## config.mk

```make
export PLATFORM = sky130hd
export DESIGN_NAME = top
export DESIGN_NICKNAME = top
export VERILOG_FILES = /design/flow/design.v
export SDC_FILE = /design/flow/constraint.sdc
export NUM_CORES = 4
export LEC_CHECK = 0
export ABC_AREA = 1
export CAP_MARGIN = 0
export CORE_MARGIN = 2
export CORE_UTILIZATION = 72
export SLEW_MARGIN = 20
```

## constraint.sdc

```tcl
create_clock -name core_clock -period 18.3 [get_ports {clk_i}]
set_input_delay 3.6600 -clock core_clock [delete_from_list [all_inputs] [get_ports {clk_i}]]
set_output_delay 3.6600 -clock core_clock [all_outputs]
set_load 0.01 [all_outputs]
```

## design.v

```verilog
`timescale 1ns / 1ps
module xbip_dsp48_macro_0 (
    input wire                 CLK,
    input wire                 CE,
    input wire signed  [7:0]   A,
    input wire signed  [7:0]   B,
    input wire signed  [30:0]  C,
    output wire signed [31:0]  P
);
assign P = A * B + C;
endmodule
`timescale 1ns / 1ps
module MAC(
    input wire rstn_i,
    input wire clk_i,
    input wire dsp_enable_i,
    input wire dsp_valid_i,
    input wire signed [7:0] dsp_input_i,
    input wire signed [7:0] dsp_weight_i,
    output wire valid_o_d,
    output reg done_o,
    output wire signed [31:0] dsp_output_o
);
reg signed [30:0] partial_sum;     
reg signed [31:0] dsp_output;
wire signed [31:0] dsp_temp;
wire dsp_valid_o;
reg [1:0] dsp_valid_delay;
assign dsp_output_o = dsp_output;
assign dsp_valid_o = dsp_valid_delay[0];
assign valid_o_d = dsp_valid_delay[1];
always @(posedge clk_i or negedge rstn_i) begin
    if (!rstn_i) begin
        partial_sum <= 0;
    end else if (valid_o_d) begin
        partial_sum <= 0;
    end else begin
        partial_sum <= $signed ({dsp_temp[31],dsp_temp[29:0]});
    end 
end
always @(posedge clk_i or negedge rstn_i) begin
    if (!rstn_i) begin
        dsp_valid_delay <=0;
    end
    else begin
        dsp_valid_delay[0] <= dsp_valid_i;
        dsp_valid_delay[1] <= dsp_valid_delay[0];
    end
end
always @(posedge clk_i or negedge rstn_i) begin    
    if(!rstn_i) begin
        dsp_output <= 0;
        done_o <= 0;
    end
    else if (dsp_valid_o) begin
        dsp_output <= dsp_temp;
        done_o <= 1;
    end
    else begin
        dsp_output <=0;
        done_o <= 0;
    end
end 
xbip_dsp48_macro_0 DSP_for_MAC (
    .CLK(clk_i),              
    .CE(dsp_enable_i),        
    .A(dsp_input_i),          
    .B(dsp_weight_i),         
    .C(partial_sum),          
    .P(dsp_temp)              
);
endmodule
module Quantize
#(
    parameter WIDTH_INPUT       = 32, 
    parameter WIDTH_OUTPUT      = 8,
    parameter NUM_CALCULATE     = 8,
    parameter SCALIING_FACTOR   = 2408, 
    parameter QUANTIZE_BIT      = 8
)
(
    input wire                              clk_i,           
    input wire                              rstn_i,          
    input wire                              i_q_en,          
    input wire signed   [WIDTH_INPUT-1:0]   din_i,           
    output wire signed  [WIDTH_OUTPUT-1:0]  o_qout,          
    output wire                             o_qvalid,        
    output wire                             done_o           
);
    localparam LOCAL_COUNTER = $clog2(NUM_CALCULATE);  
    reg         [LOCAL_COUNTER-1:0] rCnt;                
    reg signed  [WIDTH_INPUT-1:0]   rScaled;             
    reg signed  [WIDTH_OUTPUT-1:0]  rClipped;            
    reg     rEn_delay;                                   
    reg     q_valid;                                     
    reg     q_done;                                      
    always @(posedge clk_i) begin
        if (!rstn_i) begin
            rEn_delay <= 0;                        
        end else begin
            rEn_delay <= i_q_en;                   
        end
    end
    always @(posedge clk_i or negedge rstn_i) begin
        if (!rstn_i) begin
            rScaled <= 0;                           
        end else if(din_i >= 0) begin
            rScaled <= (din_i + SCALIING_FACTOR / 2) / SCALIING_FACTOR;  
        end else begin
            rScaled <= (din_i - SCALIING_FACTOR / 2) / SCALIING_FACTOR;  
        end
    end
    always @(posedge clk_i) begin
        if (!rstn_i) begin
            q_valid <= 0;                          
            q_done  <= 0;                          
        end else if (rEn_delay) begin
            q_valid <= 1;                          
        end else if (rCnt == NUM_CALCULATE-2) begin
            q_done  <= 1;                           
        end else if (rCnt == NUM_CALCULATE-1) begin
            q_done  <= 0;                           
            q_valid <= 0;                          
        end
    end
    always @(posedge clk_i) begin
        if (!rstn_i) begin
            rCnt    <= 0;                              
        end else if(q_valid) begin
            rCnt <= rCnt + 1;                       
        end else begin
            rCnt <= 0;                              
        end
    end
    always @(posedge clk_i or negedge rstn_i) begin
        if (!rstn_i) begin
            rClipped <= 0;                          
        end else if (q_valid | rEn_delay) begin
            case(rScaled[QUANTIZE_BIT:QUANTIZE_BIT-1])
                2'b01:  begin
                    rClipped <= {(QUANTIZE_BIT-1){1'b1}};  
                end
                2'b10:  begin
                    rClipped <= {1'b1,{(QUANTIZE_BIT-1){1'b0}}};  
                end
                default:    begin
                    rClipped <= rScaled[QUANTIZE_BIT-1:0];  
                end
            endcase
        end else begin
            rClipped <= 0;                          
        end
    end    
    assign o_qvalid = q_valid;                     
    assign done_o   = q_done;                        
    assign o_qout   = rClipped;                      
endmodule
module Dequantize
#(
    parameter WIDTH_INPUT       = 32,
    parameter WIDTH_OUTPUT      = 32,
    parameter SCALIING_FACTOR_X = 2408,   
    parameter SCALIING_FACTOR_Y = 134,    
    parameter NUM_COUNTER_BIT   = 3,
    parameter NUM_CALCULATE     = 4
)
(
    input wire  clk_i,                               
    input wire  rstn_i,                              
    input wire signed   [WIDTH_INPUT-1:0]   din_i,   
    input wire  valid_i,                             
    output wire valid_o,                             
    output wire done_o,                              
    output wire signed  [WIDTH_OUTPUT-1:0]  dout_o   
);
    reg         [NUM_COUNTER_BIT-1:0]   rCnt;            
    reg signed  [WIDTH_OUTPUT-1:0]      rScaled;         
    reg         q_done;                                  
    reg [1:0]   valid_delay;                             
    always @(posedge clk_i or negedge rstn_i) begin
        if (!rstn_i) begin
            rScaled <= 0;
        end else begin
            rScaled <= din_i * SCALIING_FACTOR_X * SCALIING_FACTOR_Y; 
        end
    end
    always @(posedge clk_i or negedge rstn_i) begin
        if (!rstn_i) begin
            q_done <= 0;
        end else if (rCnt == NUM_CALCULATE-2) begin
            q_done <= 1;
        end else if (rCnt == NUM_CALCULATE-1) begin
            q_done <= 0;
        end
    end
    always @(posedge clk_i or negedge rstn_i) begin
        if (!rstn_i) begin
            rCnt <= 0;
        end else if (valid_o) begin
            rCnt <= rCnt + 1;
        end else begin
            rCnt <= 0;
        end
    end
    always @(posedge clk_i or negedge rstn_i) begin
        if (!rstn_i) begin
            valid_delay <= 0;
        end else begin
            valid_delay[0] <= valid_i;
            valid_delay[1] <= valid_delay[0];
        end
    end
    assign done_o = q_done;
    assign valid_o = valid_delay[1];
    assign dout_o = rScaled;
endmodule
module top(
    input wire                  clk_i,           
    input wire                  rstn_i,          
    input wire                  start_i,         
    input wire signed   [31:0]  vector_x_i,      
    input wire signed   [31:0]  quant_w_i,       
    output wire                 done_o,          
    output wire signed  [31:0]  dout_o           
);
wire quantize_done;                        
wire dequantize_done;                      
wire signed [7:0]   quantized_data;          
wire signed [31:0]  mac_out [3:0];           
reg signed  [31:0]  mac_o [3:0];             
wire valid;                                
wire mac_done;                             
wire [3:0] mac_done_w;                     
assign mac_done = mac_done_w[0];
reg q_valid;                               
reg [31:0] q_in;                           
Quantize #(
    .WIDTH_INPUT(32), 
    .WIDTH_OUTPUT(8),
    .NUM_CALCULATE(8),                     
    .SCALIING_FACTOR(2408),                
    .QUANTIZE_BIT(8) 
) quantize_inst (
    .clk_i(clk_i),                         
    .rstn_i(rstn_i),                       
    .i_q_en(start_i),                      
    .din_i(vector_x_i),                    
    .o_qout(quantized_data),               
    .o_qvalid(valid),                      
    .done_o(quantize_done)                 
);
genvar i;
generate 
    for (i = 0; i < 4; i = i + 1) begin : mac_gen
        MAC mymac(
            .clk_i(clk_i),                 
            .rstn_i(rstn_i),               
            .dsp_enable_i(valid),          
            .dsp_valid_i(quantize_done),   
            .dsp_input_i(quantized_data),  
            .dsp_weight_i(quant_w_i[32-1-8*i:32-8*(i+1)]),  
            .done_o(mac_done_w[i]),        
            .dsp_output_o(mac_out[i])      
        );
        always @(posedge clk_i or negedge rstn_i) begin
            if (!rstn_i) begin
                mac_o[i] <= 0;             
            end else if (mac_done) begin
                mac_o[i] <= mac_out[i];    
            end
        end
    end
endgenerate
Dequantize #(
    .WIDTH_INPUT(32),                      
    .WIDTH_OUTPUT(32), 
    .SCALIING_FACTOR_X(2408), 
    .SCALIING_FACTOR_Y(134),
    .NUM_COUNTER_BIT(3),                   
    .NUM_CALCULATE(4) 
) dequantize_inst (
    .clk_i(clk_i),                         
    .rstn_i(rstn_i),                       
    .din_i(q_in),                          
    .valid_i(q_valid),                     
    .done_o(dequantize_done),              
    .dout_o(dout_o)                        
);
reg [1:0] qCnt;                            
always @(posedge clk_i or negedge rstn_i) begin
    if (!rstn_i) begin
        qCnt <= 0;                         
    end else if (q_valid) begin
        qCnt <= qCnt + 1;                  
    end
end
always @(posedge clk_i or negedge rstn_i) begin
    if (!rstn_i) begin
        q_valid <= 0;                      
    end else if (mac_done) begin
        q_valid <= 1;                      
    end else if (qCnt == 3) begin
        q_valid <= 0;                      
    end
end
always @(posedge clk_i or negedge rstn_i) begin
    if (!rstn_i) begin
        q_in <= 0;                         
    end else if (q_valid) begin
        q_in <= mac_o[qCnt];               
    end else begin
        q_in <= 0;                         
    end
end
assign done_o = dequantize_done ? 1 : 0;   
endmodule
```

## run.sh

```bash
#!/bin/bash
# the make line also repeats each setting of config.mk as NAME=value (left out here)
make -C /OpenROAD-flow-scripts/flow DESIGN_CONFIG=/design/flow/config.mk WORK_HOME=/design/flow/orfs CLKGATE_MAP_FILE= finish
```

==> results of run 1 <==
==> stage by stage <==
stage	std cells	cell area (um^2)
2_1_floorplan	5954	47200
3_3_place_gp	7263	52300
3_5_place_dp	7263	52300
4_1_cts	7384	54700
5_1_grt	7496	57400
6_report	7497	57400
==> what timing repair did <==
action | in CTS | in global routing
resized | 122 | 427
gates cloned | 10 | 4
endpoints found under the setup margin | 9 | 9
setup buffers | 37 | 108
pin swaps | 55 | 272
==> cell type report <==
class / count / area [um^2] / area share (%)
multi-input combinational: 4347 / 33900 / 59.0
sequential: 426 / 10600 / 18.5
timing repair buffer: 753 / 6340 / 11.1
inverter: 1050 / 4050 / 7.07
clock buffer: 54 / 1180 / 2.05
tap: 846 / 1060 / 1.85
clock inverter: 20 / 228 / 0.397
antenna: 1 / 2.50 / 0.00436
==> routing by layer <==
| layer | global-route usage [%] | routed length, um |
|---|---|---|
| met1 | 45.6 | 52200 |
| met2 | 68.1 | 71700 |
| met3 | 4.50 | 13300 |
| met4 | 15.8 | 11600 |
| met5 | 0 | 24 |
==> ci_impl_report.md, run 1 <==
### Yosys + OpenROAD results

| Metric | Value |
|---|---|
| Die area | `0.0664 mm^2` |
| Compound-Gate Fraction of Synth Area | `6.59%` |
| Routed vias | `44900` |
| CTS tree | `yes` |
| Yosys reg bits | `426` |
| Sum Neg Setup Slack | `-32.52 ns` |
| Crit path kind | `in -> reg` |
| Synth mux share | `0.0297%` |
| Core footprint | `0.0633 mm^2` |
| Worst R2R End | `dequantize_inst.rScaled[31]` |
| Initial antenna violation count | `5` |
| Slowest stage delay, CP | `0.36 ns` |
| Post-DP HPWL | `92.8 mm` |
| Final ANT Viol Nets | `0` |
| Critical Path End Type | `flip-flop` |
| Count of library flops with an enable pin | `0` |
| Fp_density | `73.2%` |
| Mapped cell area | `0.0463 mm^2` |
| Adder share | `25.2%` |
| Yosys simple share | `29.3%` |
| Mean Syn Cell Area | `7.78 um^2` |
| Cts-stage hold buffer count | `0` |
| Flop2flop setup slack | `9.34 ns` |
| Worst-Margin Slew | `1.13 ns` |
| CP Data Required Time | `18.77 ns` |
| Worst Hold Class | `reg -> reg` |
| Element type at the critical path start | `input pin` |
| Drt first pass iters | `9` |
| Ys cells | `5951` |
| Place WS | `-2.87 ns` |
| Yosys xor share | `5.62%` |
| Depth of the most critical reg-to-reg path | `39` |
| Main synth FF type | `dfrtp_1` |
| Final Core Density | `90.6%` |
| Sink Count | `426` |
| Delay-heaviest family, CP | `simple AND/OR/NAND/NOR gates` |
| Critical Path Slowest Stage Cell | `nand3_1` |
| Vias in the first global route | `43100` |
| Layout net count | `7436` |
| Slew Limit Fails | `0` |
| Largest net degree at the start of global routing | `118` |
| Unique cell types | `67` |
| Port Buf Inserts | `95` |
| Top cells, area | `dfrtp_1, fa_1, nand2_1, ha_1, inv_1` |
| Final worst slack | `-3.88 ns` |
| Hold slack | `0.358 ns` |
| Post-route DRC | `0` |
| Post-layout period usage | `121%` |
| RSZ-0062 raised after global routing | `true` |
| Fmax | `45.1 MHz` |
| Die Y | `258 um` |
| Critical path peak fanout | `8` |
| Max-cap violations | `0` |
| Area delta synth->final | `23.9%` |
| Max-area cell share | `22.7%` |
| Top cell type by total area after synthesis | `dfrtp_1` |
| Hold Path Stages | `0` |
| SO Viols | `setup timing` |
| Crit-path most repeated cell | `nand2_2` |
| Grt total ovfl | `0` |
| First-pass GRT wire length | `205 mm` |
| CP endpoint | `quantize_inst.rScaled[4]` |
| Final Hold Violating Endpoints | `0` |
| Drt wl/cell | `19.9 um` |
| Vias per std cell | `5.98` |
| Top cells by count, synth | `nand2_1, inv_1, ha_1` |
| Worst hold endpoint | `mac_gen[3].mymac.dsp_valid_delay[0]` |
| H-Tree Depth | `2` |
| Root Buffer | `clkbuf_16` |
| Gate Count Post-Synth | `5951` |
| HP Start | `quantize_inst.q_done` |
| Critical path arrival | `22.64 ns` |
| Endpoints failing setup | `9` |
| Io pins | `100` |
| Largest logic family | `simple AND/OR/NAND/NOR gates` |
| Synth Warn # | `6` |
| Global Route Usage Sum | `37.7%` |
| Clock transition at path regs | `0.07 ns` |
| Final Wtd Congestion | `0.916` |
| Most frequent cell after synthesis | `nand2_1` |
| OpenROAD warning count | `45` |
| WP buf/inv | `28` |
| FP Rows | `92` |
| CTS buffer count | `43` |
| Async S/R FF share, synth | `98.6%` |
| R2R Path Start | `q_in[3]` |
| YS chip area | `0.0463 mm^2` |
| Clock latency (worst-skew pair) | `0.60 ns` |
| Worst-case clock buffer depth | `3` |
| Synth Seq Share | `23.0%` |
| WP depth | `154` |
| Max_slew headroom | `24.5%` |
| Setup clock skew after layout | `0.0242 ns` |
| Final min period | `22.18 ns` |
| CP Launch Point | `vector_x_i[31]` |
| WL final | `149 mm` |
| Fillers | `2804` |
| Die width | `258 um` |
| 1st-iter DRT viols | `4789` |
| Status | `failed layout checks` |
==> run 2, diff against run 1 <==
CAP_MARGIN = 20   (was 0)
CORE_UTILIZATION = 70   (was 72)
CTS_CLUSTER_DIAMETER = 256   (was unset)
MAX_ROUTING_LAYER = met4   (was unset)
SETUP_SLACK_MARGIN = 1.76   (was unset)
clock period = 6.96 ns   (was 18.3 ns; I/O delays follow)
==> run 2 against run 1 <==
The flow now stops in clock tree synthesis (4_1_cts). Die area rose by 2.8%. Synthesized cell count did not move. Synthesized area did not move.
==> ci_impl_report.md, run 2 <==
### Flow metrics

| Metric | Value |
|---|---|
| Most frequent cell after synthesis | `nand2_1` |
| Error | `[ERROR DPL-0033] detailed placement checks failed during check placement.` |
| Top cells by count, synth | `nand2_1, inv_1, ha_1` |
| Count of library flops with an enable pin | `0` |
| Gate Count Post-Synth | `5951` |
| Yosys reg bits | `426` |
| Io pins | `100` |
| Synth Seq Share | `23.0%` |
| Place WS | `-11.75 ns` |
| Synth mux share | `0.0297%` |
| Ys cells | `5951` |
| Mean Syn Cell Area | `7.78 um^2` |
| Top cell type by total area after synthesis | `dfrtp_1` |
| Adder share | `25.2%` |
| Die Y | `261 um` |
| Top cells, area | `dfrtp_1, fa_1, nand2_1, ha_1, inv_1` |
| Port Buf Inserts | `95` |
| Synth Warn # | `6` |
| Unique cell types | `67` |
| Compound-Gate Fraction of Synth Area | `6.59%` |
| Post-DP HPWL | `106 mm` |
| Die width | `261 um` |
| Largest logic family | `simple AND/OR/NAND/NOR gates` |
| Status | `stopped before the end` |
| Max-area cell share | `22.7%` |
| Async S/R FF share, synth | `98.6%` |
| Failing step | `clock tree synthesis (4_1_cts)` |
| Fp_density | `70.6%` |
| Main synth FF type | `dfrtp_1` |
| FP Rows | `94` |
| Mapped cell area | `0.0463 mm^2` |
| Die area | `0.0682 mm^2` |
| Core footprint | `0.0656 mm^2` |
| Final Wtd Congestion | `0.974` |
| Yosys xor share | `5.62%` |
| YS chip area | `0.0463 mm^2` |
| Yosys simple share | `29.3%` |
run 2: through the flow:
step | util [%] | cells | area (um^2)
after floorplan | - | 5954 | 48200
after global placement | 86.6 | 7762 | 56800
after detailed placement | 86.6 | 7762 | 56800
==> run 3, diff against run 2 <==
CORE_UTILIZATION = 71   (was 70)
CTS_CLUSTER_DIAMETER = 253   (was 256)
HOLD_SLACK_MARGIN = 0.3   (was unset)
MAX_ROUTING_LAYER = unset   (was met4)
PLACE_DENSITY_LB_ADDON = 0.03   (was unset)
SETUP_SLACK_MARGIN = 5.0   (was 1.76)
clock period = 20.7 ns   (was 6.96 ns; I/O delays follow)
==> run 3 against run 2 <==
Now fails the layout checks on setup timing. Synthesized area did not move. Synthesized cell count did not move. Die area fell by 1.4%.
==> ci_impl_report.md, run 3 <==
### Yosys + OpenROAD results

| Metric | Value |
|---|---|
| Max_slew headroom | `11.6%` |
| Worst R2R End | `mac_gen[3].mymac.dsp_output[27]` |
| Area delta synth->final | `23.9%` |
| Mapped cell area | `0.0463 mm^2` |
| Place WS | `-0.699 ns` |
| 1st-iter DRT viols | `4938` |
| Ys cells | `5951` |
| Final Wtd Congestion | `0.896` |
| Layout net count | `7358` |
| Crit-path most repeated cell | `nand2_4` |
| Post-DP HPWL | `88.2 mm` |
| Cts-stage hold buffer count | `0` |
| Top cell type by total area after synthesis | `dfrtp_1` |
| Die width | `259 um` |
| Depth of the most critical reg-to-reg path | `35` |
| Most frequent cell after synthesis | `nand2_1` |
| Endpoints failing setup | `9` |
| Element type at the critical path start | `input pin` |
| First-pass GRT wire length | `202 mm` |
| Critical path peak fanout | `8` |
| Setup clock skew after layout | `0.0245 ns` |
| Drt first pass iters | `8` |
| Final Instance Area | `0.0574 mm^2` |
| Area post-placement | `0.0513 mm^2` |
| SO Viols | `setup timing` |
| Adder share | `25.2%` |
| Crit path kind | `in -> reg` |
| Port Buf Inserts | `95` |
| Worst-Margin Slew | `1.32 ns` |
| Fp_density | `71.8%` |
| Fin cells | `7432` |
| Yosys simple share | `29.3%` |
| Critical Path Slowest Stage Cell | `ha_4` |
| Die area | `0.0673 mm^2` |
| Yosys xor share | `5.62%` |
| Grt total ovfl | `0` |
| Largest logic family | `simple AND/OR/NAND/NOR gates` |
| Io pins | `100` |
| Final min period | `23.03 ns` |
| Max-area cell share | `22.7%` |
| Cell total after placement | `7133` |
| Hold slack | `0.379 ns` |
| Main synth FF type | `dfrtp_1` |
| Clock latency (worst-skew pair) | `0.58 ns` |
| Worst Hold Class | `reg -> reg` |
| Fmax | `43.4 MHz` |
| Async S/R FF share, synth | `98.6%` |
| Max-cap violations | `0` |
| YS chip area | `0.0463 mm^2` |
| Yosys reg bits | `426` |
| Clock transition at path regs | `0.06 ns` |
| Final ANT Viol Nets | `0` |
| Hold Path Stages | `0` |
| Slew Limit Fails | `0` |
| WL final | `150 mm` |
| CTS buffer count | `43` |
| WP buf/inv | `28` |
| Synth Warn # | `6` |
| Compound-Gate Fraction of Synth Area | `6.59%` |
| CP endpoint | `quantize_inst.rScaled[4]` |
| Drt wl/cell | `20.1 um` |
| Vias in the first global route | `42300` |
| Final Hold Violating Endpoints | `0` |
| Synth Seq Share | `23.0%` |
| Vias per std cell | `5.98` |
| Final worst slack | `-2.33 ns` |
| Sink Count | `426` |
| CP Data Required Time | `21.13 ns` |
| CP Launch Point | `vector_x_i[31]` |
| Flop2flop setup slack | `11.69 ns` |
| FP Rows | `93` |
| Worst hold endpoint | `dequantize_inst.valid_delay[1]` |
| Status | `failed layout checks` |
| Post-route DRC | `0` |
| Root Buffer | `clkbuf_16` |
| Post-layout period usage | `111%` |
| Slowest stage delay, CP | `0.36 ns` |
| Global Route Usage Sum | `36.8%` |
| Count of library flops with an enable pin | `0` |
| Worst-case clock buffer depth | `3` |
| Largest net degree at the start of global routing | `123` |
| Critical path arrival | `23.47 ns` |
| Final Core Density | `89.0%` |
| Critical Path End Type | `flip-flop` |
| Top cells by count, synth | `nand2_1, inv_1, ha_1` |
| Synth mux share | `0.0297%` |
| Sum Neg Setup Slack | `-18.61 ns` |
| Routed vias | `44400` |
| WP depth | `158` |
| R2R Path Start | `quantize_inst.rClipped[0]` |
| H-Tree Depth | `2` |
| Delay-heaviest family, CP | `simple AND/OR/NAND/NOR gates` |
| OpenROAD warning count | `41` |
| Mean Syn Cell Area | `7.78 um^2` |
| Die Y | `259 um` |
| Top cells, area | `dfrtp_1, fa_1, nand2_1, ha_1, inv_1` |
| HP Start | `dequantize_inst.valid_delay[0]` |
| Unique cell types | `67` |
| RSZ-0062 raised after global routing | `true` |
| Core footprint | `0.0645 mm^2` |
| CTS tree | `yes` |
| Gate Count Post-Synth | `5951` |
| Initial antenna violation count | `4` |
## run 3: routing by layer
layer | part of all wire, % | vias to the layer above | global-route usage, %
li1 | - | 19600 | -
met1 | 35 | 21000 | 46.1
met2 | 47 | 2811 | 64.4
met3 | 9.9 | 1056 | 4.64
met4 | 8.2 | 0 | 14.9
met5 | 0 | - | 0
## run 3: what timing repair did
action | CTS | global route
cloned | 11 | 1
pin swaps | 165 | 270
gates resized | 319 | 355
setup buffers | 117 | 91
setup endpoints to repair | 9 | 9
## run 3: cell type report
cell class | count | area [um^2]
Antenna cell | 1 | 2.50
Clock buffer | 56 | 1210
Clock inverter | 22 | 343
Fill cell | 3075 | 7080
Inverter | 1050 | 4070
Multi-Input combinational cell | 4344 | 34200
Sequential cell | 426 | 10600
Tap cell | 855 | 1070
Timing Repair Buffer | 677 | 5820
Timing Repair inverter | 1 | 5.00
==> run 4, diff against run 3 <==
ABC_AREA = unset   (was 1)
CAP_MARGIN = 5   (was 20)
CORE_UTILIZATION = 68   (was 71)
CTS_CLUSTER_DIAMETER = 356   (was 253)
HOLD_SLACK_MARGIN = unset   (was 0.3)
PLACE_DENSITY_LB_ADDON = unset   (was 0.03)
SETUP_SLACK_MARGIN = -0.75   (was 5.0)
clock period = 11.4 ns   (was 20.7 ns; I/O delays follow)
==> run 4 against run 3 <==
Highest routed layer unchanged. Via count fell by 11%. Clock skew decreased by 0.0043 ns. Non-clock buffer count increased by 280. Critical endpoint is now quantize_inst.rScaled[6]. Synthesized area fell by 1.8%. Worst hold slack got worse by 0.020 ns. Core utilization is 2.6 points lower. Design area decreased by 0.63%. Register-to-register slack worse by 9.3 ns. Wire length shrank 19%. The layout still fails its checks (setup timing). Sequential cell count unchanged. Count of clock-buffer cells in the layout rose by 8.
==> ci_impl_report.md, run 4 <==
### Yosys + OpenROAD results

| Metric | Value |
|---|---|
| Max-cap violations | `0` |
| Largest net degree at the start of global routing | `211` |
| Depth of the most critical reg-to-reg path | `42` |
| Die Y | `263 um` |
| Critical path peak fanout | `10` |
| Compound-Gate Fraction of Synth Area | `17.3%` |
| Worst R2R End | `dequantize_inst.rScaled[31]` |
| Critical path arrival | `21.74 ns` |
| Endpoints failing setup | `9` |
| Sum Neg Setup Slack | `-87.20 ns` |
| Post-layout period usage | `186%` |
| Root Buffer | `clkbuf_16` |
| Top cells, area | `dfrtp_1, fa_1, ha_1, xnor2_1, and2_1` |
| Slew Limit Fails | `0` |
| Top cell type by total area after synthesis | `dfrtp_1` |
| First-pass GRT wire length | `200 mm` |
| Final Hold Violating Endpoints | `0` |
| Mean Syn Cell Area | `9.35 um^2` |
| Sink Count | `426` |
| H-Tree Depth | `2` |
| Final ANT Viol Nets | `0` |
| Final min period | `21.25 ns` |
| Final worst slack | `-9.85 ns` |
| 1st-iter DRT viols | `2616` |
| CP endpoint | `quantize_inst.rScaled[6]` |
| Synth Warn # | `6` |
| Max-area cell share | `23.1%` |
| CTS buffer count | `42` |
| CTS tree | `yes` |
| Most frequent cell after synthesis | `inv_1` |
| Vias in the first global route | `41300` |
| Vias per std cell | `5.98` |
| Area post-placement | `0.0534 mm^2` |
| Synth mux share | `4.47%` |
| Clock latency (worst-skew pair) | `0.57 ns` |
| Final Wtd Congestion | `0.927` |
| Cts-stage hold buffer count | `0` |
| SO Viols | `setup timing` |
| Delay-heaviest family, CP | `AND-OR/OR-AND gates` |
| Hold Path Stages | `0` |
| Area delta synth->final | `25.3%` |
| Synth Seq Share | `23.4%` |
| WL final | `121 mm` |
| Core footprint | `0.0660 mm^2` |
| Setup clock skew after layout | `0.0202 ns` |
| OpenROAD warning count | `46` |
| Count of library flops with an enable pin | `0` |
| Initial antenna violation count | `0` |
| Grt total ovfl | `0` |
| Final Instance Area | `0.0570 mm^2` |
| Element type at the critical path start | `input pin` |
| Routed vias | `39400` |
| Flop2flop setup slack | `2.43 ns` |
| Yosys xor share | `7.62%` |
| Yosys simple share | `15.5%` |
| Status | `failed layout checks` |
| GR Util met2 | `63.1%` |
| Gate Count Post-Synth | `4864` |
| Worst-case clock buffer depth | `3` |
| Global-route track usage on met1 | `42.3%` |
| Mapped cell area | `0.0455 mm^2` |
| Worst Hold Class | `reg -> reg` |
| Crit-path most repeated cell | `buf_4` |
| Worst hold endpoint | `mac_gen[3].mymac.dsp_valid_delay[0]` |
| Port Buf Inserts | `95` |
| YS chip area | `0.0455 mm^2` |
| Global Route Usage Sum | `34.7%` |
| Fmax | `47.0 MHz` |
| RSZ-0062 raised after global routing | `true` |
| Top cells by count, synth | `inv_1, ha_1, dfrtp_1` |
| Io pins | `100` |
| Met3 usage in global routing | `3.27%` |
| Fp_density | `69.0%` |
| Die width | `263 um` |
| Post-DP HPWL | `88.1 mm` |
| FP Rows | `94` |
| Largest logic family | `adder cells` |
| Ys cells | `4864` |
| HP Start | `quantize_inst.q_done` |
| Async S/R FF share, synth | `98.6%` |
| Slowest stage delay, CP | `0.67 ns` |
| Drt first pass iters | `6` |
| R2R Path Start | `q_in[3]` |
| Layout net count | `6514` |
| Drt wl/cell | `18.4 um` |
| Post-route DRC | `0` |
| Critical Path End Type | `flip-flop` |
| Place WS | `-11.05 ns` |
| Crit path kind | `in -> reg` |
| Unique cell types | `144` |
| Die area | `0.0690 mm^2` |
| WP buf/inv | `19` |
| CP Launch Point | `vector_x_i[31]` |
| Worst-Margin Slew | `1.18 ns` |
| Yosys reg bits | `426` |
| N_diodes | `0` |
| Clock transition at path regs | `0.06 ns` |
| Critical Path Slowest Stage Cell | `or4b_2` |
| WP depth | `93` |
| Max_slew headroom | `21.6%` |
| Main synth FF type | `dfrtp_1` |
| CP Data Required Time | `11.88 ns` |
| Busiest grt layer | `met2` |
| Adder share | `25.8%` |
run 4: layout make-up:
cell class	count	area (um^2)
multi-input combinational	3755	34400
sequential	426	10600
fill	3597	8960
timing repair buffer	957	7540
inverter	516	1940
clock buffer	64	1270
tap	864	1080
clock inverter	13	190
run 4: routing by layer:
layer  vias up  part of all wire [%]
li1      18500                     -
met1     19500                    40
met2      1155                    52
met3       335                   4.2
met4         0                   4.4
met5         -                     0
run 4: what timing repair did:
action	4_1_cts	5_1_grt
gates resized	170	140
setup buffers	55	40
endpoints found under the setup margin	9	9
pin swaps	65	61
hold endpoints to repair	0	0
run 4: through the flow:
| step | utilization [%] | cells | hold slack [ns] |
|---|---|---|---|
| 2_1_floorplan | - | 4867 | 0.329 |
| 3_3_place_gp | 80.9 | 6430 | 0.336 |
| 3_5_place_dp | 80.9 | 6430 | 0.346 |
| 4_1_cts | 84.9 | 6559 | 0.360 |
| 5_1_grt | 86.4 | 6595 | 0.363 |
| 6_report | 86.4 | 6595 | 0.358 |
==> run 5, diff against run 4 <==
CAP_MARGIN = 35   (was 5)
CELL_PAD_IN_SITES_DETAIL_PLACEMENT = 2   (was unset)
CORE_ASPECT_RATIO = 1.8   (was unset)
CORE_MARGIN = 10   (was 2)
CORE_UTILIZATION = 40   (was 68)
CTS_CLUSTER_DIAMETER = unset   (was 356)
GPL_ROUTABILITY_DRIVEN = 1   (was unset)
GPL_TIMING_DRIVEN = 0   (was unset)
MAX_ROUTING_LAYER = met4   (was unset)
MIN_ROUTING_LAYER = met2   (was unset)
SETUP_SLACK_MARGIN = 5.0   (was -0.75)
SLEW_MARGIN = 10   (was 20)
clock period = 49.8 ns   (was 11.4 ns; I/O delays follow)
==> run 5 against run 4 <==
The layout fails its checks (slew limit). Synthesized cell count unchanged. Design area shrank 12%. Sequential cell count unchanged. Synthesized area did not move. Register-to-register slack improved by 37 ns. Global-route usage up 14 points. Worst setup slack improved by 22 ns. Clock skew rose by 0.030 ns. Non-clock buffer count is 675 lower. Critical path type unchanged.
==> ci_impl_report.md, run 5 <==
### Yosys + OpenROAD results

| Metric | Value |
|---|---|
| Status | `failed layout checks` |
| SO Viols | `slew limit` |
| Post-layout period usage | `74.9%` |
| Critical path arrival | `37.87 ns` |
| Top cells by count, synth | `inv_1, ha_1, dfrtp_1` |
| Largest net degree at the start of global routing | `108` |
| Drt wl/cell | `31.5 um` |
| Fp_density | `40.1%` |
| Grt total ovfl | `0` |
| Setup clock skew after layout | `0.0504 ns` |
| Flop2flop setup slack | `39.42 ns` |
| Count of library flops with an enable pin | `0` |
| Unique cell types | `144` |
| Yosys simple share | `15.5%` |
| Ys cells | `4864` |
| First-pass GRT wire length | `305 mm` |
| CTS tree | `yes` |
| Routed vias | `57400` |
| Die area | `0.128 mm^2` |
| FP Rows | `166` |
| Root Buffer | `clkbuf_16` |
| Hold Path Stages | `0` |
| Post-route DRC | `0` |
| Synth Warn # | `6` |
| Area delta synth->final | `10.5%` |
| Final min period | `37.31 ns` |
| Mean Syn Cell Area | `9.35 um^2` |
| Synth Seq Share | `23.4%` |
| Post-cts gate resize count | `0` |
| Vias in the first global route | `66900` |
| Endpoints failing setup | `0` |
| Final ANT Viol Nets | `0` |
| Cts-stage hold buffer count | `0` |
| 1st-iter DRT viols | `16300` |
| Top cells, area | `dfrtp_1, fa_1, ha_1, xnor2_1, and2_1` |
| Async S/R FF share, synth | `98.6%` |
| WP buf/inv | `14` |
| Worst R2R End | `mac_gen[0].mymac.dsp_output[27]` |
| Yosys xor share | `7.62%` |
| R2R Path Start | `quantize_inst.rClipped[0]` |
| Layout net count | `5843` |
| Clock latency (worst-skew pair) | `0.67 ns` |
| Io pins | `100` |
| HP Start | `dequantize_inst.valid_delay[0]` |
| Largest logic family | `adder cells` |
| Initial antenna violation count | `1` |
| Crit path kind | `in -> reg` |
| Element type at the critical path start | `input pin` |
| Slew Limit Fails | `1` |
| Max_slew headroom | `-15.4%` |
| YS chip area | `0.0455 mm^2` |
| # Post-CTS Setup Buffers | `0` |
| CTS buffer count | `46` |
| Worst Hold Class | `reg -> reg` |
| Drt first pass iters | `28` |
| Delay-heaviest family, CP | `AND-OR/OR-AND gates` |
| Synth mux share | `4.47%` |
| WP depth | `88` |
| Hold slack | `0.349 ns` |
| Worst hold endpoint | `dequantize_inst.valid_delay[1]` |
| Fmax | `26.8 MHz` |
| WL final | `208 mm` |
| Depth of the most critical reg-to-reg path | `37` |
| Most frequent cell after synthesis | `inv_1` |
| Slowest stage delay, CP | `0.76 ns` |
| Critical Path Slowest Stage Cell | `nor3_1` |
| Sink Count | `426` |
| OpenROAD warning count | `47` |
| Worst-case clock buffer depth | `3` |
| Critical Path End Type | `flip-flop` |
| H-Tree Depth | `2` |
| Die Y | `472 um` |
| Sum Neg Setup Slack | `0 ns` |
| Post-DP HPWL | `146 mm` |
| Top cell type by total area after synthesis | `dfrtp_1` |
| Main synth FF type | `dfrtp_1` |
| RSZ-0062 raised after global routing | `false` |
| Port Buf Inserts | `91` |
| Clock transition at path regs | `0.07 ns` |
| Max-cap violations | `0` |
| Final Hold Violating Endpoints | `0` |
| Final Wtd Congestion | `0.969` |
| Adder share | `25.8%` |
| CP Launch Point | `vector_x_i[31]` |
| Die width | `271 um` |
| Gate Count Post-Synth | `4864` |
| Core footprint | `0.113 mm^2` |
| Global Route Usage Sum | `48.7%` |
| Compound-Gate Fraction of Synth Area | `17.3%` |
| CP Data Required Time | `50.36 ns` |
| Vias per std cell | `8.70` |
| Critical path peak fanout | `19` |
| Yosys reg bits | `426` |
| Worst-Margin Slew | `1.73 ns` |
| Mapped cell area | `0.0455 mm^2` |
| CP endpoint | `quantize_inst.rScaled[4]` |
| Max-area cell share | `23.1%` |
==> run 5: cell type report <==
cell class,count,area [um^2]
well taps,1512,1890
clock inverters,24,277
fillers,12200,63100
inverters,516,1940
diodes,26,65.1
clock buffers,61,1310
flip-flops and latches,426,10600
repair buffers,112,1190
plain buffers,170,753
multi-input cells,3755,32200
==> run 5: metrics by stage <==
stage	util, %	worst slack (ns)	cells	instance area (um^2)
after floorplan	-	19.89	4867	45500
after global placement	42.6	14.76	6470	48300
after detailed placement	42.8	13.91	6482	48500
after CTS	44.2	14.21	6567	50100
after global routing	44.3	11.58	6577	50200
final	44.3	12.49	6602	50300
==> run 5: layer usage <==
layer,part of all wire (%),vias to the layer above,GRT usage [%]
met1,0,18200,-
met5,0,-,-
met4,19,0,29.0
met2,50,18300,59.7
li1,-,17000,-
met3,32,3906,46.0
==> run 6, diff against run 5 <==
ABC_AREA = 1   (was unset)
CAP_MARGIN = 40   (was 35)
CELL_PAD_IN_SITES_DETAIL_PLACEMENT = unset   (was 2)
CORE_ASPECT_RATIO = unset   (was 1.8)
CORE_MARGIN = 2   (was 10)
CORE_UTILIZATION = 72   (was 40)
GPL_ROUTABILITY_DRIVEN = unset   (was 1)
GPL_TIMING_DRIVEN = unset   (was 0)
HOLD_SLACK_MARGIN = 0.29   (was unset)
MAX_ROUTING_LAYER = unset   (was met4)
MIN_ROUTING_LAYER = unset   (was met2)
SETUP_SLACK_MARGIN = -1.39   (was 5.0)
SLEW_MARGIN = 20   (was 10)
clock period = 18.0 ns   (was 49.8 ns; I/O delays follow)
==> run 6 against run 5 <==
Fails layout checks on setup timing. Die area shrank 48%. Count of clock-buffer cells in the layout is 2 higher. Sequential cell count stayed put.
==> ci_impl_report.md, run 6 <==
### Yosys + OpenROAD results

| Metric | Value |
|---|---|
| Unique cell types | `67` |
| HP Start | `quantize_inst.q_done` |
| Final Core Density | `88.5%` |
| CP Launch Point | `vector_x_i[31]` |
| Die Y | `258 um` |
| Grt total ovfl | `0` |
| Place WS | `-3.35 ns` |
| Drt first pass iters | `6` |
| Post-route DRC | `0` |
| Critical Path End Type | `flip-flop` |
| Main synth FF type | `dfrtp_1` |
| Final min period | `20.43 ns` |
| CTS buffer count | `42` |
| Final worst slack | `-2.43 ns` |
| Drt wl/cell | `17.0 um` |
| Hold Path Stages | `0` |
| Register area | `0.0106 mm^2` |
| Core footprint | `0.0633 mm^2` |
| Mean Syn Cell Area | `7.78 um^2` |
| R2R Path Start | `q_in[3]` |
| Critical Path Slowest Stage Cell | `a21oi_4` |
| Flop2flop setup slack | `9.20 ns` |
| Initial antenna violation count | `4` |
| Final ANT Viol Nets | `0` |
| Vias per std cell | `5.59` |
| OpenROAD warning count | `44` |
| WP buf/inv | `33` |
| Die width | `258 um` |
| Delay-heaviest family, CP | `simple AND/OR/NAND/NOR gates` |
| 1st-iter DRT viols | `3378` |
| Worst Hold Class | `reg -> reg` |
| Crit path kind | `in -> reg` |
| Setup clock skew after layout | `0.0519 ns` |
| FP Rows | `92` |
| WL final | `127 mm` |
| Post-DP HPWL | `90.9 mm` |
| Critical path arrival | `20.84 ns` |
| Endpoints failing setup | `9` |
| Mapped cell area | `0.0463 mm^2` |
| Largest logic family | `simple AND/OR/NAND/NOR gates` |
| Final Hold Violating Endpoints | `0` |
| Synth Warn # | `6` |
| Fmax | `49.0 MHz` |
| Cts-stage hold buffer count | `0` |
| Worst R2R End | `dequantize_inst.rScaled[30]` |
| Async S/R FF share, synth | `98.6%` |
| Element type at the critical path start | `input pin` |
| Most frequent cell after synthesis | `nand2_1` |
| Top cells, area | `dfrtp_1, fa_1, nand2_1, ha_1, inv_1` |
| Worst hold endpoint | `mac_gen[3].mymac.dsp_valid_delay[0]` |
| Yosys xor share | `5.62%` |
| Fin cells | `7451` |
| Top cell type by total area after synthesis | `dfrtp_1` |
| Final Instance Area | `0.0560 mm^2` |
| Global Route Usage Sum | `35.6%` |
| Layout net count | `7385` |
| Depth of the most critical reg-to-reg path | `40` |
| Max_slew headroom | `31.9%` |
| WP depth | `160` |
| Yosys reg bits | `426` |
| Max-cap violations | `0` |
| Root Buffer | `clkbuf_16` |
| Fp_density | `73.2%` |
| First-pass GRT wire length | `195 mm` |
| SO Viols | `setup timing` |
| Area delta synth->final | `21.0%` |
| CP Data Required Time | `18.42 ns` |
| Synth mux share | `0.0297%` |
| H-Tree Depth | `2` |
| Clock latency (worst-skew pair) | `0.58 ns` |
| RSZ-0062 raised after global routing | `true` |
| Die area | `0.0664 mm^2` |
| Adder share | `25.2%` |
| Crit-path most repeated cell | `nand2_2` |
| CP endpoint | `quantize_inst.rScaled[4]` |
| Count of library flops with an enable pin | `0` |
| Cell total after placement | `7281` |
| Largest net degree at the start of global routing | `172` |
| Routed vias | `41600` |
| Final Wtd Congestion | `0.908` |
| Slowest stage delay, CP | `0.25 ns` |
| Worst-Margin Slew | `1.02 ns` |
| Post-layout period usage | `113%` |
| Gate Count Post-Synth | `5951` |
| Io pins | `100` |
| Sink Count | `426` |
| Vias in the first global route | `41300` |
| YS chip area | `0.0463 mm^2` |
| CTS tree | `yes` |
| Synth Seq Share | `23.0%` |
| Clock transition at path regs | `0.06 ns` |
| Slew Limit Fails | `0` |
| Fillers | `3257` |
| Max-area cell share | `22.7%` |
| Compound-Gate Fraction of Synth Area | `6.59%` |
| Logic area | `0.0330 mm^2` |
| Port Buf Inserts | `95` |
| Area post-placement | `0.0518 mm^2` |
| Critical path peak fanout | `8` |
| Top cells by count, synth | `nand2_1, inv_1, ha_1` |
| Status | `failed layout checks` |
| Ys cells | `5951` |
| Yosys simple share | `29.3%` |
| Worst-case clock buffer depth | `3` |
[run 6: repair_timing]
| item | in CTS | in global routing |
|---|---|---|
| gates resized | 70 | 434 |
| buffers inserted | 26 | 58 |
| pin swaps | 44 | 201 |
| endpoints found under the setup margin | 9 | 9 |
| cloned | 8 | 4 |
[run 6: per-stage QoR]
stage,setup TNS [ns],hold WS [ns]
6_report,-19.72,0.370
5_1_grt,-29.02,0.372
4_1_cts,-16.47,0.363
3_5_place_dp,-27.33,0.340
3_3_place_gp,-20.93,0.347
2_1_floorplan,-9.56,0.329
[run 6: metal layers]
metal / global-route usage, % / vias to the layer above / wire length (um)
met2: 63.4 / 1612 / 63300
met3: 3.46 / 402 / 8160
met4: 11.1 / 2 / 5370
met1: 45.8 / 20000 / 50100
li1: - / 19600 / -
met5: 0 / - / 13
[run 6: final cells by class]
cell class | instances | share of cell area [%]
multi-input combinational | 4344 | 58.9
sequential | 426 | 19.0
timing repair buffer | 706 | 10.6
inverter | 1050 | 7.17
clock buffer | 63 | 2.14
tap | 846 | 1.89
clock inverter | 13 | 0.290
antenna | 3 | 0.0134
==> run 7, diff against run 6 <==
ABC_AREA = unset   (was 1)
CAP_MARGIN = 20   (was 40)
CORE_MARGIN = 9   (was 2)
CORE_UTILIZATION = 19   (was 72)
CTS_CLUSTER_SIZE = 74   (was unset)
HOLD_SLACK_MARGIN = unset   (was 0.29)
MIN_ROUTING_LAYER = met2   (was unset)
PLACE_DENSITY = 0.44   (was unset)
SETUP_SLACK_MARGIN = unset   (was -1.39)
SLEW_MARGIN = 25   (was 20)
clock period = 32.1 ns   (was 18.0 ns; I/O delays follow)
==> run 7 against run 6 <==
Now clean on timing, DRC and antenna. Register-to-register slack better by 14 ns. Die area increased to 3.9 times the previous value. Core utilization down 67 points. Worst setup slack improved by 4.3 ns. Critical path type unchanged.
==> ci_impl_report.md, run 7 <==
### Yosys + OpenROAD results

| Metric | Value |
|---|---|
| Status | `no timing/DRC/antenna violations` |
| Post-layout period usage | `94.1%` |
| Final Wtd Congestion | `0.859` |
| Vias in the first global route | `54500` |
| Most frequent cell after synthesis | `inv_1` |
| CP Data Required Time | `32.58 ns` |
| Top cells by count, synth | `inv_1, ha_1, dfrtp_1` |
| Synth Warn # | `6` |
| Register area | `0.0106 mm^2` |
| Post-route DRC | `0` |
| Worst R2R End | `dequantize_inst.rScaled[31]` |
| Mean Syn Cell Area | `9.35 um^2` |
| 1st-iter DRT viols | `5708` |
| CP Launch Point | `vector_x_i[31]` |
| CTS tree | `yes` |
| YS chip area | `0.0455 mm^2` |
| Clock latency (worst-skew pair) | `0.64 ns` |
| Setup clock skew after layout | `0.0477 ns` |
| Final Hold Violating Endpoints | `0` |
| Sink Count | `426` |
| Area delta synth->final | `14.2%` |
| FP Rows | `179` |
| Crit-path most repeated cell | `a21oi_1` |
| CTS buffer count | `48` |
| Global-route track usage on met1 | `0%` |
| Synth Seq Share | `23.4%` |
| Die area | `0.257 mm^2` |
| GR Util met2 | `15.7%` |
| Yosys reg bits | `426` |
| Root Buffer | `clkbuf_16` |
| HP Start | `quantize_inst.q_done` |
| Synth mux share | `4.47%` |
| Drt wl/cell | `14.5 um` |
| Max-cap violations | `0` |
| Fillers | `25900` |
| Final ANT Viol Nets | `0` |
| Adder share | `25.8%` |
| Unique cell types | `144` |
| Initial antenna violation count | `0` |
| Yosys xor share | `7.62%` |
| Routed vias | `47900` |
| Grt total ovfl | `0` |
| Depth of the most critical reg-to-reg path | `42` |
| Largest logic family | `adder cells` |
| Main synth FF type | `dfrtp_1` |
| Worst-Margin Slew | `1.04 ns` |
| Busiest grt layer | `met3` |
| Critical path peak fanout | `25` |
| Gate Count Post-Synth | `4864` |
| Met3 usage in global routing | `19.4%` |
| Worst-case clock buffer depth | `3` |
| Final Instance Area | `0.0520 mm^2` |
| WL final | `118 mm` |
| Global Route Usage Sum | `13.4%` |
| CP endpoint | `quantize_inst.rScaled[6]` |
| Compound-Gate Fraction of Synth Area | `17.3%` |
| Critical Path End Type | `flip-flop` |
| Largest net degree at the start of global routing | `150` |
| Top cell type by total area after synthesis | `dfrtp_1` |
| First-pass GRT wire length | `191 mm` |
| Sum Neg Setup Slack | `0 ns` |
| Io pins | `100` |
| Mapped cell area | `0.0455 mm^2` |
| Max-area cell share | `23.1%` |
| Async S/R FF share, synth | `98.6%` |
| Crit path kind | `in -> reg` |
| Worst Hold Class | `reg -> reg` |
| Port Buf Inserts | `95` |
| Fmax | `33.1 MHz` |
| Delay-heaviest family, CP | `AND-OR/OR-AND gates` |
| Slowest stage delay, CP | `0.59 ns` |
| Post-DP HPWL | `89.1 mm` |
| Count of library flops with an enable pin | `0` |
| Die Y | `507 um` |
| Final min period | `30.21 ns` |
| OpenROAD warning count | `44` |
| Worst hold endpoint | `mac_gen[3].mymac.dsp_valid_delay[0]` |
| Cts-stage hold buffer count | `0` |
| Flop2flop setup slack | `23.36 ns` |
| Clock transition at path regs | `0.07 ns` |
| Ys cells | `4864` |
| Core footprint | `0.238 mm^2` |
| Max_slew headroom | `30.2%` |
| Critical path arrival | `30.69 ns` |
| Logic area | `0.0324 mm^2` |
| Top cells, area | `dfrtp_1, fa_1, ha_1, xnor2_1, and2_1` |
| Hold Path Stages | `0` |
| Layout net count | `5716` |
| Area post-placement | `0.0501 mm^2` |
| Die width | `507 um` |
| Vias per std cell | `5.91` |
| Drt first pass iters | `9` |
| WP buf/inv | `5` |
| Element type at the critical path start | `input pin` |
| WP depth | `81` |
| Endpoints failing setup | `0` |
| H-Tree Depth | `2` |
| Slew Limit Fails | `0` |
| Fp_density | `19.1%` |
| R2R Path Start | `q_in[3]` |
| Critical Path Slowest Stage Cell | `mux2i_1` |
| Yosys simple share | `15.5%` |
==> run 7: layout make-up <==
cell class / count / share of cell area, %
repair buffers: 153 / 2.71
well taps: 3167 / 7.63
diodes: 13 / 0.0626
multi-input cells: 3755 / 62.4
flip-flops and latches: 426 / 20.5
clock buffers: 68 / 2.61
inverters: 516 / 3.73
clock inverters: 16 / 0.380
==> run 7: through the flow <==
step | utilization [%] | hold slack (ns) | worst slack [ns] | instances
3_5_place_dp | 21.0 | 0.331 | 0.418 | 8009
2_1_floorplan | - | 0.329 | 5.73 | 4867
3_3_place_gp | 21.0 | 0.330 | 1.14 | 8009
5_1_grt | 21.8 | 0.351 | -0.0237 | 8101
6_report | 21.8 | 0.337 | 1.89 | 8114
4_1_cts | 21.7 | 0.340 | 0.991 | 8093
==> run 7: layer usage <==
layer,up-vias,share of wire [%]
li1,16700,-
met2,12500,53
met4,8,4.6
met3,790,42
met5,-,0.21
met1,17900,0
==> run 7: repair_timing <==
action | CTS | global route
setup buffers | 0 | 8
endpoints found under the setup margin | 0 | 9
resized | 0 | 35
==> run 8, diff against run 7 <==
ABC_AREA = 1   (was unset)
CORE_MARGIN = 2   (was 9)
CORE_UTILIZATION = 66   (was 19)
CTS_CLUSTER_SIZE = unset   (was 74)
MIN_ROUTING_LAYER = unset   (was met2)
PLACE_DENSITY = 0.36   (was 0.44)
SLEW_MARGIN = 20   (was 25)
clock period = 39.3 ns   (was 32.1 ns; I/O delays follow)
==> run 8 against run 7 <==
Sequential cell count is the same. Synthesized cell count grew 22%. First-iteration DRC count shrank 61%. Core utilization grew 49 points. Critical path depth grew 56. Count of clock-buffer cells in the layout shrank 4. Die area shrank 72%. Highest routed layer is now met4.
==> ci_impl_report.md, run 8 <==
### Yosys + OpenROAD results

| Metric | Value |
|---|---|
| Status | `no timing/DRC/antenna violations` |
| WP depth | `137` |
| Main synth FF type | `dfrtp_1` |
| Largest net degree at the start of global routing | `171` |
| Core footprint | `0.0698 mm^2` |
| Top cells by count, synth | `nand2_1, inv_1, ha_1` |
| Yosys reg bits | `426` |
| First-pass GRT wire length | `174 mm` |
| Fmax | `35.7 MHz` |
| Yosys simple share | `29.3%` |
| Final Wtd Congestion | `0.918` |
| Synth Seq Share | `23.0%` |
| Sink Count | `426` |
| Flop2flop setup slack | `30.68 ns` |
| Compound-Gate Fraction of Synth Area | `6.59%` |
| Post-DP HPWL | `82.2 mm` |
| Critical path arrival | `28.51 ns` |
| Crit path kind | `in -> reg` |
| Place WS | `10.68 ns` |
| OpenROAD warning count | `40` |
| Max-cap violations | `0` |
| # Post-CTS Setup Buffers | `0` |
| R2R Path Start | `q_in[3]` |
| WL final | `104 mm` |
| Worst hold endpoint | `mac_gen[3].mymac.dsp_valid_delay[0]` |
| Mean Syn Cell Area | `7.78 um^2` |
| Die area | `0.0723 mm^2` |
| Post-route DRC | `0` |
| Unique cell types | `67` |
| Synth Warn # | `6` |
| Final min period | `28.03 ns` |
| Element type at the critical path start | `input pin` |
| Gate Count Post-Synth | `5951` |
| Adder share | `25.2%` |
| Cts-stage hold buffer count | `0` |
| Clock transition at path regs | `0.06 ns` |
| Endpoints failing setup | `0` |
| Initial antenna violation count | `0` |
| Slew Limit Fails | `0` |
| WP buf/inv | `12` |
| Mapped cell area | `0.0463 mm^2` |
| Final ANT Viol Nets | `0` |
| Worst-case clock buffer depth | `3` |
| Critical Path End Type | `flip-flop` |
| Most frequent cell after synthesis | `nand2_1` |
| YS chip area | `0.0463 mm^2` |
| Worst-Margin Slew | `1.03 ns` |
| H-Tree Depth | `2` |
| Grt total ovfl | `0` |
| Post-layout period usage | `71.3%` |
| CTS tree | `yes` |
| Depth of the most critical reg-to-reg path | `40` |
| Worst R2R End | `dequantize_inst.rScaled[31]` |
| Top cell type by total area after synthesis | `dfrtp_1` |
| Area delta synth->final | `6.75%` |
| Io pins | `100` |
| Critical path peak fanout | `41` |
| RSZ-0062 raised after global routing | `false` |
| Layout net count | `6791` |
| HP Start | `quantize_inst.q_done` |
| CP Launch Point | `vector_x_i[31]` |
| Drt wl/cell | `14.9 um` |
| Worst Hold Class | `reg -> reg` |
| Clock latency (worst-skew pair) | `0.60 ns` |
| Routed vias | `36500` |
| Yosys xor share | `5.62%` |
| Largest logic family | `simple AND/OR/NAND/NOR gates` |
| Final worst slack | `11.27 ns` |
| Max_slew headroom | `31.1%` |
| Global Route Usage Sum | `29.4%` |
| FP Rows | `97` |
| Vias in the first global route | `36100` |
| Async S/R FF share, synth | `98.6%` |
| CTS buffer count | `46` |
| Critical Path Slowest Stage Cell | `clkdlybuf4s50_1` |
| Delay-heaviest family, CP | `simple AND/OR/NAND/NOR gates` |
| Sum Neg Setup Slack | `0 ns` |
| Post-cts gate resize count | `0` |
| Vias per std cell | `5.25` |
| Top cells, area | `dfrtp_1, fa_1, nand2_1, ha_1, inv_1` |
| Slowest stage delay, CP | `1.15 ns` |
| Die width | `269 um` |
| 1st-iter DRT viols | `2250` |
| CP Data Required Time | `39.78 ns` |
| Drt first pass iters | `5` |
| Root Buffer | `clkbuf_16` |
| CP endpoint | `quantize_inst.rScaled[8]` |
| N_diodes | `0` |
| Hold Path Stages | `0` |
| Port Buf Inserts | `95` |
| Count of library flops with an enable pin | `0` |
| Synth mux share | `0.0297%` |
| Fp_density | `66.4%` |
| Setup clock skew after layout | `0.0142 ns` |
| Ys cells | `5951` |
| Max-area cell share | `22.7%` |
| Final Hold Violating Endpoints | `0` |
| Die Y | `269 um` |
| Crit-path most repeated cell | `nand2_4` |
run 8: final cells by class:
cell class | instances | area [um^2]
Clock buffer | 64 | 1300
Clock inverter | 22 | 270
Fill cell | 5877 | 20300
Inverter | 1050 | 4010
Multi-Input combinational cell | 4334 | 30900
Sequential cell | 426 | 10600
Tap cell | 940 | 1180
Timing Repair Buffer | 118 | 1140
run 8: stage by stage:
stage / instances / cell area [um^2] / hold WS [ns] / utilization (%)
after floorplan: 5954 / 46300 / 0.329 / -
after global placement: 6868 / 47900 / 0.334 / 68.6
after detailed placement: 6868 / 47900 / 0.338 / 68.6
after CTS: 6954 / 49400 / 0.354 / 70.8
after global routing: 6954 / 49400 / 0.361 / 70.8
final: 6954 / 49400 / 0.357 / 70.8
run 8: metal layers:
metal	up-vias	routed length (um)	global-route usage [%]
met5	-	0	0
met4	0	2360	7.40
met3	126	3960	2.51
met2	671	48500	49.6
met1	17300	48900	41.2
li1	18400	-	-
==> run 9, diff against run 8 <==
CELL_PAD_IN_SITES_DETAIL_PLACEMENT = 1   (was unset)
CORE_UTILIZATION = 30   (was 66)
GPL_ROUTABILITY_DRIVEN = 0   (was unset)
GPL_TIMING_DRIVEN = 1   (was unset)
PLACE_DENSITY = unset   (was 0.36)
PLACE_DENSITY_LB_ADDON = 0.21   (was unset)
SETUP_SLACK_MARGIN = -1.31   (was unset)
SLEW_MARGIN = 35   (was 20)
clock period = 53.6 ns   (was 39.3 ns; I/O delays follow)
==> run 9 against run 8 <==
Count of clock-buffer cells in the layout increased by 7. Global-route usage is 14 points lower. Die area rose by 120%. Core utilization down 38 points. Via count rose by 1.2%. Non-clock buffer count rose by 1. Wire length is 17% higher.
==> ci_impl_report.md, run 9 <==
### Yosys + OpenROAD results

| Metric | Value |
|---|---|
| RSZ-0062 raised after global routing | `false` |
| Cell total after placement | `7972` |
| Depth of the most critical reg-to-reg path | `33` |
| Vias in the first global route | `39800` |
| Critical path peak fanout | `41` |
| Flop2flop setup slack | `45.19 ns` |
| Drt wl/cell | `15.1 um` |
| # Post-CTS Setup Buffers | `0` |
| Mapped cell area | `0.0463 mm^2` |
| Grt total ovfl | `0` |
| CTS tree | `yes` |
| CTS buffer count | `49` |
| Synth Seq Share | `23.0%` |
| Async S/R FF share, synth | `98.6%` |
| R2R Path Start | `quantize_inst.rClipped[0]` |
| Worst-case clock buffer depth | `3` |
| Sink Count | `426` |
| Status | `no timing/DRC/antenna violations` |
| Io pins | `100` |
| Unique cell types | `67` |
| Port Buf Inserts | `95` |
| Die area | `0.158 mm^2` |
| Final ANT Viol Nets | `0` |
| Max-cap violations | `0` |
| WL final | `122 mm` |
| Drt first pass iters | `5` |
| Worst hold endpoint | `dequantize_inst.valid_delay[1]` |
| Largest logic family | `simple AND/OR/NAND/NOR gates` |
| Fp_density | `30.1%` |
| Adder share | `25.2%` |
| First-pass GRT wire length | `205 mm` |
| Post-cts gate resize count | `0` |
| Worst Hold Class | `reg -> reg` |
| Max_slew headroom | `41.5%` |
| Cts-stage hold buffer count | `0` |
| HP Start | `dequantize_inst.valid_delay[0]` |
| CP Data Required Time | `54.10 ns` |
| Top cell type by total area after synthesis | `dfrtp_1` |
| Slew Limit Fails | `0` |
| Worst R2R End | `mac_gen[1].mymac.partial_sum[26]` |
| FP Rows | `144` |
| Main synth FF type | `dfrtp_1` |
| Area delta synth->final | `10.0%` |
| Clock latency (worst-skew pair) | `0.60 ns` |
| Count of library flops with an enable pin | `0` |
| Critical Path End Type | `flip-flop` |
| CP Launch Point | `vector_x_i[31]` |
| Fmax | `32.3 MHz` |
| Critical path arrival | `31.47 ns` |
| Most frequent cell after synthesis | `nand2_1` |
| Setup clock skew after layout | `0.0189 ns` |
| CP endpoint | `quantize_inst.rScaled[8]` |
| Top cells by count, synth | `nand2_1, inv_1, ha_1` |
| Gate Count Post-Synth | `5951` |
| Post-DP HPWL | `99.1 mm` |
| Yosys xor share | `5.62%` |
| Yosys simple share | `29.3%` |
| Mean Syn Cell Area | `7.78 um^2` |
| Synth mux share | `0.0297%` |
| Top cells, area | `dfrtp_1, fa_1, nand2_1, ha_1, inv_1` |
| Core footprint | `0.154 mm^2` |
| WP depth | `140` |
| WP buf/inv | `14` |
| Layout net count | `6795` |
| Area post-placement | `0.0493 mm^2` |
| Root Buffer | `clkbuf_16` |
| OpenROAD warning count | `34` |
| Delay-heaviest family, CP | `simple AND/OR/NAND/NOR gates` |
| Ys cells | `5951` |
| 1st-iter DRT viols | `1567` |
| Die width | `397 um` |
| Sum Neg Setup Slack | `0 ns` |
| Clock transition at path regs | `0.07 ns` |
| Element type at the critical path start | `input pin` |
| Yosys reg bits | `426` |
| Slowest stage delay, CP | `0.63 ns` |
| Post-route DRC | `0` |
| Crit path kind | `in -> reg` |
| Final min period | `30.97 ns` |
| Die Y | `397 um` |
| Crit-path most repeated cell | `nand2_4` |
| Worst-Margin Slew | `0.871 ns` |
| Fin cells | `8065` |
| YS chip area | `0.0463 mm^2` |
| Max-area cell share | `22.7%` |
| H-Tree Depth | `2` |
| Endpoints failing setup | `0` |
| Critical Path Slowest Stage Cell | `clkinv_2` |
| Initial antenna violation count | `8` |
| Compound-Gate Fraction of Synth Area | `6.59%` |
| Global Route Usage Sum | `15.7%` |
| Hold Path Stages | `0` |
| Final Instance Area | `0.0509 mm^2` |
| Post-layout period usage | `57.8%` |
| Routed vias | `36900` |
| Largest net degree at the start of global routing | `89` |
| Fillers | `18800` |
| Final Hold Violating Endpoints | `0` |
| Vias per std cell | `4.58` |
| Synth Warn # | `6` |
run 9: per-layer routing:
| metal | share of wire (%) | track usage (%) |
|---|---|---|
| met5 | 0.011 | 0 |
| met4 | 1.5 | 2.78 |
| met3 | 2.6 | 1.34 |
| met2 | 47 | 26.3 |
| met1 | 49 | 22.1 |
run 9: final cells by class:
cell class	count	area [um^2]	share of cell area, %
inverter	1050	4010	7.88
timing repair buffer	119	1170	2.29
tap	2044	2560	5.02
antenna	2	5.00	0.00982
clock buffer	71	1380	2.71
multi-input combinational	4334	30900	60.7
clock inverter	19	244	0.479
sequential	426	10600	20.9
run 9: stage by stage:
step                      util [%]  hold slack, ns  setup WS, ns
after detailed placement      32.1           0.337         21.94
after floorplan                  -           0.329         26.69
after global placement        32.0           0.342         22.96
after CTS                     33.1           0.350         22.55
final                         33.1           0.349         22.63
after global routing          33.1           0.368         20.41
